## Top_FFT
module Top_FFT #(
    parameter   INTEGER_SIZE = 4,
                FRACT_SIZE = 14,
                NFFT = 64
) (
    input       wire                                             clk, rst,
    input       wire                                             start_FFT,
    input       wire    signed  [INTEGER_SIZE+FRACT_SIZE-1:0]    serial_in_r, serial_in_i,
    output      wire    signed  [INTEGER_SIZE+FRACT_SIZE-1:0]    serial_out_r, serial_out_i,
    output      wire                                             end_FFT, data_valid_FFT
);
==> flow/config.mk <==
export PLATFORM = sky130hd
export DESIGN_NAME = Top_FFT
export DESIGN_NICKNAME = Top_FFT
export VERILOG_FILES = /design/flow/design.v
export SDC_FILE = /design/flow/constraint.sdc
export NUM_CORES = 4
export LEC_CHECK = 0
export ABC_AREA = 1
export CAP_MARGIN = 0
export CORE_MARGIN = 2
export CORE_UTILIZATION = 72
export CTS_CLUSTER_DIAMETER = 372
export CTS_CLUSTER_SIZE = 99
export PLACE_DENSITY = 0.6
export SLEW_MARGIN = 20
==> flow/constraint.sdc <==
create_clock -name core_clock -period 4.34 [get_ports {clk}]
set_input_delay 0.8680 -clock core_clock [delete_from_list [all_inputs] [get_ports {clk}]]
set_output_delay 0.8680 -clock core_clock [all_outputs]
set_load 0.01 [all_outputs]
run.sh (not shown) runs the stock make flow with config.mk's settings and CLKGATE_MAP_FILE=.
The first run aborted during global routing.
Rerun with:
Settings changed: ABC_AREA 1 to default, CAP_MARGIN 0 to 20, CORE_UTILIZATION 72 to 64, CTS_CLUSTER_DIAMETER 372 to default, CTS_CLUSTER_SIZE 99 to default.
Clock period 4.34 ns to 12.6 ns, I/O delays scaled along.
Now the flow passed the timing, design-rule and antenna checks.
Die area goes up by 8.2%.
Synthesized area came out lower by 3.8%.
Synthesized cell count is lower by 16%.
Rerun with:
Settings changed: CORE_UTILIZATION 64 to 70.
Clock period 12.6 ns to 8.97 ns, I/O delays scaled along.
Effect:
- sequential share of layout area went down by 0.25 points
- synthesized area does not change
- clock-buffer cell count rose by 5
- clock skew rises by 0.051 ns
- final area rises slightly
Rerun with:
Settings changed: CORE_UTILIZATION 70 to 40.
Clock period 8.97 ns to 10.7 ns, I/O delays scaled along.
Result: The new run completed with no timing, DRC or antenna violations; count of clock-buffer cells in the layout came out higher by 3; synthesized area stays the same; maximum frequency is lower by 9.3%; cell count grows by 12%; die size went up by 74%; sequential share of layout area decreases by 0.45 points; worst setup slack gets better by 0.84 ns; routed wire length drops by 14%; flip-flop count does not change; design area rises by 1.2%; total power is lower by 17%.

---

Top_FFT again, from the RTL that the note above started with.
clock: 5.96 ns
lec_check: 0
cap_margin: 20
core_margin: 2
core_utilization: 72
cts_cluster_diameter: 396
cts_cluster_size: 100
place_density: 0.38
setup_slack_margin: 1.23
slew_margin: 20
The starting point aborted during 5_1_grt on DPL-0033.
==> next run, changes <==
ABC_AREA = 1   (was not set)
CAP_MARGIN = 5   (was 20)
CORE_UTILIZATION = 70   (was 72)
CTS_CLUSTER_DIAMETER = 72   (was 396)
CTS_CLUSTER_SIZE = 54   (was 100)
GPL_ROUTABILITY_DRIVEN = 1   (was not set)
HOLD_SLACK_MARGIN = 0.3   (was not set)
PLACE_DENSITY = not set   (was 0.38)
SETUP_SLACK_MARGIN = 1.57   (was 1.23)
TNS_END_PERCENT = 75   (was not set)
The new run died in 5_1_grt (ODB-0269); area after synthesis rose by 3.9%; synthesized cell count rose by 19%; die area rose by 6.8%.
==> next run, changes <==
ABC_AREA = not set   (was 1)
CORE_UTILIZATION = 58   (was 70)
CTS_CLUSTER_SIZE = 33   (was 54)
HOLD_SLACK_MARGIN = not set   (was 0.3)
PLACE_DENSITY_LB_ADDON = 0.05   (was not set)
SETUP_SLACK_MARGIN = -0.31   (was 1.57)
clock period = 6.32 ns   (was 5.96 ns; I/O delays follow)
The new run finished but failed the layout checks on negative setup slack. Synthesized area falls by 3.8%. Die area went up by 16%. Synthesized cell count fell by 16%.
==> next run, changes <==
ABC_AREA = 1   (was not set)
CORE_UTILIZATION = 70   (was 58)
CTS_CLUSTER_SIZE = 54   (was 33)
PLACE_DENSITY_LB_ADDON = 0.01   (was 0.05)
SETUP_SLACK_MARGIN = 1.76   (was -0.31)
clock period = 5.96 ns   (was 6.32 ns; I/O delays follow)
Now the flow did not get past 5_1_grt with GRT-0116.
Synthesized cell count goes up by 19%.
Synthesized area goes up by 3.9%.
Die size goes down by 14%.
==> next run, changes <==
ABC_AREA = not set   (was 1)
CAP_MARGIN = 20   (was 5)
CTS_CLUSTER_DIAMETER = 227   (was 72)
CTS_CLUSTER_SIZE = not set   (was 54)
GPL_ROUTABILITY_DRIVEN = not set   (was 1)
PLACE_DENSITY = 0.6   (was not set)
PLACE_DENSITY_LB_ADDON = not set   (was 0.01)
SETUP_SLACK_MARGIN = not set   (was 1.76)
TNS_END_PERCENT = not set   (was 75)
clock period = 7.41 ns   (was 5.96 ns; I/O delays follow)
Effect: Now the flow reached the layout checks and failed them: negative setup slack; die area falls by 3.7%; area after synthesis falls by 3.8%; synthesized cell count falls by 16%.
==> next run, changes <==
CORE_UTILIZATION = 40   (was 70)
CTS_CLUSTER_DIAMETER = not set   (was 227)
clock period = 13.3 ns   (was 7.41 ns; I/O delays follow)
Now the flow passed the timing, design-rule and antenna checks.
Final area shrinks by a few percent.
Sequential power shrinks by well over a third.
Wire length shrinks by about a fifth.
Synthesized cell count does not change.
Power and IR drop assume default switching activity.
